== build 83 ==
## shuzizhong
module shuzizhong(
    input wire clk1,         
    input wire reset,        
    input wire ah1,          
    input wire am1,          
    input wire alarm1,       
    input wire en,           
    input wire naozhong,     
    output wire [0:6] shi,       
    output wire [0:6] ge,        
    output wire [0:6] min_shi,   
    output wire [0:6] min_ge,    
    output wire [0:6] sec_shi,   
    output wire [0:6] sec_ge,    
    output wire daodian,     
    output wire audio        
);
    wire tick;               
    wire [7:0] bb, miao1, fen1, shi1, nao_fen, nao_shi, set1;
    wire cout10, cout_miao, cout_fen, ring;
    wire [7:0] y_shi, y_fen, y_miao;
    wire [9:0] out, fen, miao;
    fp10 a(.clk_in(clk1), .reset(reset), .tick(tick));
    reg ah_s, ah, am_s, am, alarm_s, alarm;
    always @(posedge clk1 or posedge reset) begin
        if (reset) begin
            ah_s <= 1; ah <= 1;
            am_s <= 1; am <= 1;
            alarm_s <= 0; alarm <= 0;
        end else if (tick) begin
            ah_s <= ah1; ah <= ah_s;
            am_s <= am1; am <= am_s;
            alarm_s <= alarm1; alarm <= alarm_s;
        end
    end
    wire ah_fall = tick && ah && ~ah_s;
    wire am_fall = tick && am && ~am_s;
    wire alarm_rise = tick && ~alarm && alarm_s;
  ...
Settings: LEC_CHECK=0, CAP_MARGIN=10, CELL_PAD_IN_SITES_DETAIL_PLACEMENT=2, CORE_MARGIN=7, CORE_UTILIZATION=72, CTS_CLUSTER_DIAMETER=118, CTS_CLUSTER_SIZE=20, GPL_ROUTABILITY_DRIVEN=0, GPL_TIMING_DRIVEN=1, HOLD_SLACK_MARGIN=0.16, MAX_ROUTING_LAYER=met5, MIN_ROUTING_LAYER=met1, PLACE_DENSITY=0.37, SLEW_MARGIN=20; clock period 14.2 ns.
run.sh (not shown) runs the stock make flow with config.mk's settings and CLKGATE_MAP_FILE=.
Flow for build 83 halted at detailed placement, error code DPL-0033.
Inputs modified between build 83 and build 44:
# build 83
export LEC_CHECK = 0
export CAP_MARGIN = 10
export CELL_PAD_IN_SITES_DETAIL_PLACEMENT = 2
export CORE_MARGIN = 7
export CORE_UTILIZATION = 72
export CTS_CLUSTER_DIAMETER = 118
export CTS_CLUSTER_SIZE = 20
export GPL_ROUTABILITY_DRIVEN = 0
export GPL_TIMING_DRIVEN = 1
export HOLD_SLACK_MARGIN = 0.16
export MAX_ROUTING_LAYER = met5
export MIN_ROUTING_LAYER = met1
export PLACE_DENSITY = 0.37
export SLEW_MARGIN = 20
create_clock -name core_clock -period 14.2 [get_ports {clk1}]
# build 44
export LEC_CHECK = 0
export CAP_MARGIN = 20
export CORE_MARGIN = 2
export CORE_UTILIZATION = 57
export SLEW_MARGIN = 20
create_clock -name core_clock -period 12.7 [get_ports {clk1}]
Notes after the runs:
- Against build 83 as the reference, build 44 delivers a higher vertical die dimension.
- Compared with build 83, build 44 shows area of the core that has gone up by more than a quarter.
- Changes observed in build 44 relative to build 83: parity-gate share of the synthesized area counting xor and xnor cells closely matched the old numbers; die size increased by about 10% relative to the old numbers; number of placement rows increased by about 13% relative to the old numbers; fraction of the mapped netlist area in adder cells closely matched the old numbers.
- Although it ran to completion, build 44 produced a layout that fails the final checks because of setup timing.
#### Input delta (build 10 over build 44)
# build 44
export LEC_CHECK = 0
export CAP_MARGIN = 20
export CORE_MARGIN = 2
export CORE_UTILIZATION = 57
export SLEW_MARGIN = 20
create_clock -name core_clock -period 12.7 [get_ports {clk1}]
# build 10
export LEC_CHECK = 0
export ABC_AREA = 1
export CAP_MARGIN = 20
export CORE_MARGIN = 2
export CORE_UTILIZATION = 62
export CTS_CLUSTER_SIZE = 95
export SLEW_MARGIN = 20
create_clock -name core_clock -period 11.2 [get_ports {clk1}]
==> comparison <==
Build 10: all stages done; final checks FAILED (setup timing). Taking build 44 as the reference point, the worst hold slack of build 10 falls by 0.0090 ns. More vias were needed by build 10 than by build 44. The share of cell area taken by multi-input logic gates in build 10 was lower than what build 44 gave. Comparing build 44 and build 10, the higher post-route standard cell area excluding fillers is on build 44. Power consumed by the clock network grows by more than 10% when moving from build 44 to build 10. Met1 routing resource usage after global routing: build 10 > build 44. Compared with build 44, build 10 shows global-route usage higher by 1.1 points. Summary — switching component of the power, build 10 relative to build 44: higher, by 130%. Lower global-route wire length before repair among build 44 and build 10: build 10. inst5.counter[2] as the endpoint of the most critical setup path was reported by build 10, and inst5.pwm_duty_cycle[0] by build 44.
Input changes introduced in build 96 (baseline for comparison: build 10):
# build 10
export LEC_CHECK = 0
export ABC_AREA = 1
export CAP_MARGIN = 20
export CORE_MARGIN = 2
export CORE_UTILIZATION = 62
export CTS_CLUSTER_SIZE = 95
export SLEW_MARGIN = 20
create_clock -name core_clock -period 11.2 [get_ports {clk1}]
# build 96
export LEC_CHECK = 0
export ABC_AREA = 1
export CAP_MARGIN = 20
export CORE_MARGIN = 2
export CORE_UTILIZATION = 72
export CTS_CLUSTER_DIAMETER = 392
export CTS_CLUSTER_SIZE = 95
export PLACE_DENSITY = 0.4
export SETUP_SLACK_MARGIN = 2.72
export SLEW_MARGIN = 20
export TNS_END_PERCENT = 10
create_clock -name core_clock -period 11.2 [get_ports {clk1}]
## What came out
Every stage of build 96 finished as expected; the final checks, on the other hand, flagged setup timing, which means the layout fails. Post-route clock period utilization came out higher on build 96 than on build 10. Of build 96 and build 10, it is build 96 that has the lower fraction of area in registers. Build 96 ended with more met3 usage in global routing than build 10. Relative area change from synthesis to final layout, build 10 and build 96: smaller value in build 10. Compared with build 10, build 96 shows maximum frequency lower by about 9%. Smallest setup slack after layout (lower): build 96. Length in cells of the worst reg-to-reg path grows by more than 10% when moving from build 10 to build 96. Relative to build 10, detailed-route wire length increased by 25,000 microns in build 96.
What build 62 does differently from build 96 at the input level:
# build 96
export LEC_CHECK = 0
export ABC_AREA = 1
export CAP_MARGIN = 20
export CORE_MARGIN = 2
export CORE_UTILIZATION = 72
export CTS_CLUSTER_DIAMETER = 392
export CTS_CLUSTER_SIZE = 95
export PLACE_DENSITY = 0.4
export SETUP_SLACK_MARGIN = 2.72
export SLEW_MARGIN = 20
export TNS_END_PERCENT = 10
create_clock -name core_clock -period 11.2 [get_ports {clk1}]
# build 62
export LEC_CHECK = 0
export ABC_AREA = 1
export CAP_MARGIN = 20
export CORE_MARGIN = 2
export CORE_UTILIZATION = 68
export CTS_CLUSTER_DIAMETER = 367
export SLEW_MARGIN = 20
create_clock -name core_clock -period 12.7 [get_ports {clk1}]
Findings:
- The sole clean run among build 96 and build 62 is build 62.
- Build 96 -> stages 100% | layout checks FAIL | setup timing
- Between build 96 and build 62, the aggregate global-route resource usage is higher for build 96.
- Build 62 vs build 96, top metal layer carrying routed signals: met4 vs met5
- Build 62 vs. build 96: worst setup slack shows an increase of 1.86 ns; layout overhead on the synthesized area shows a reduction of 13 points; number of ordinary and repair buffers in the finished layout shows a reduction of 77; switching part of the total shows a reduction of 3.5 points.
No activity file was given, so power comes from the tool's default toggle rates.
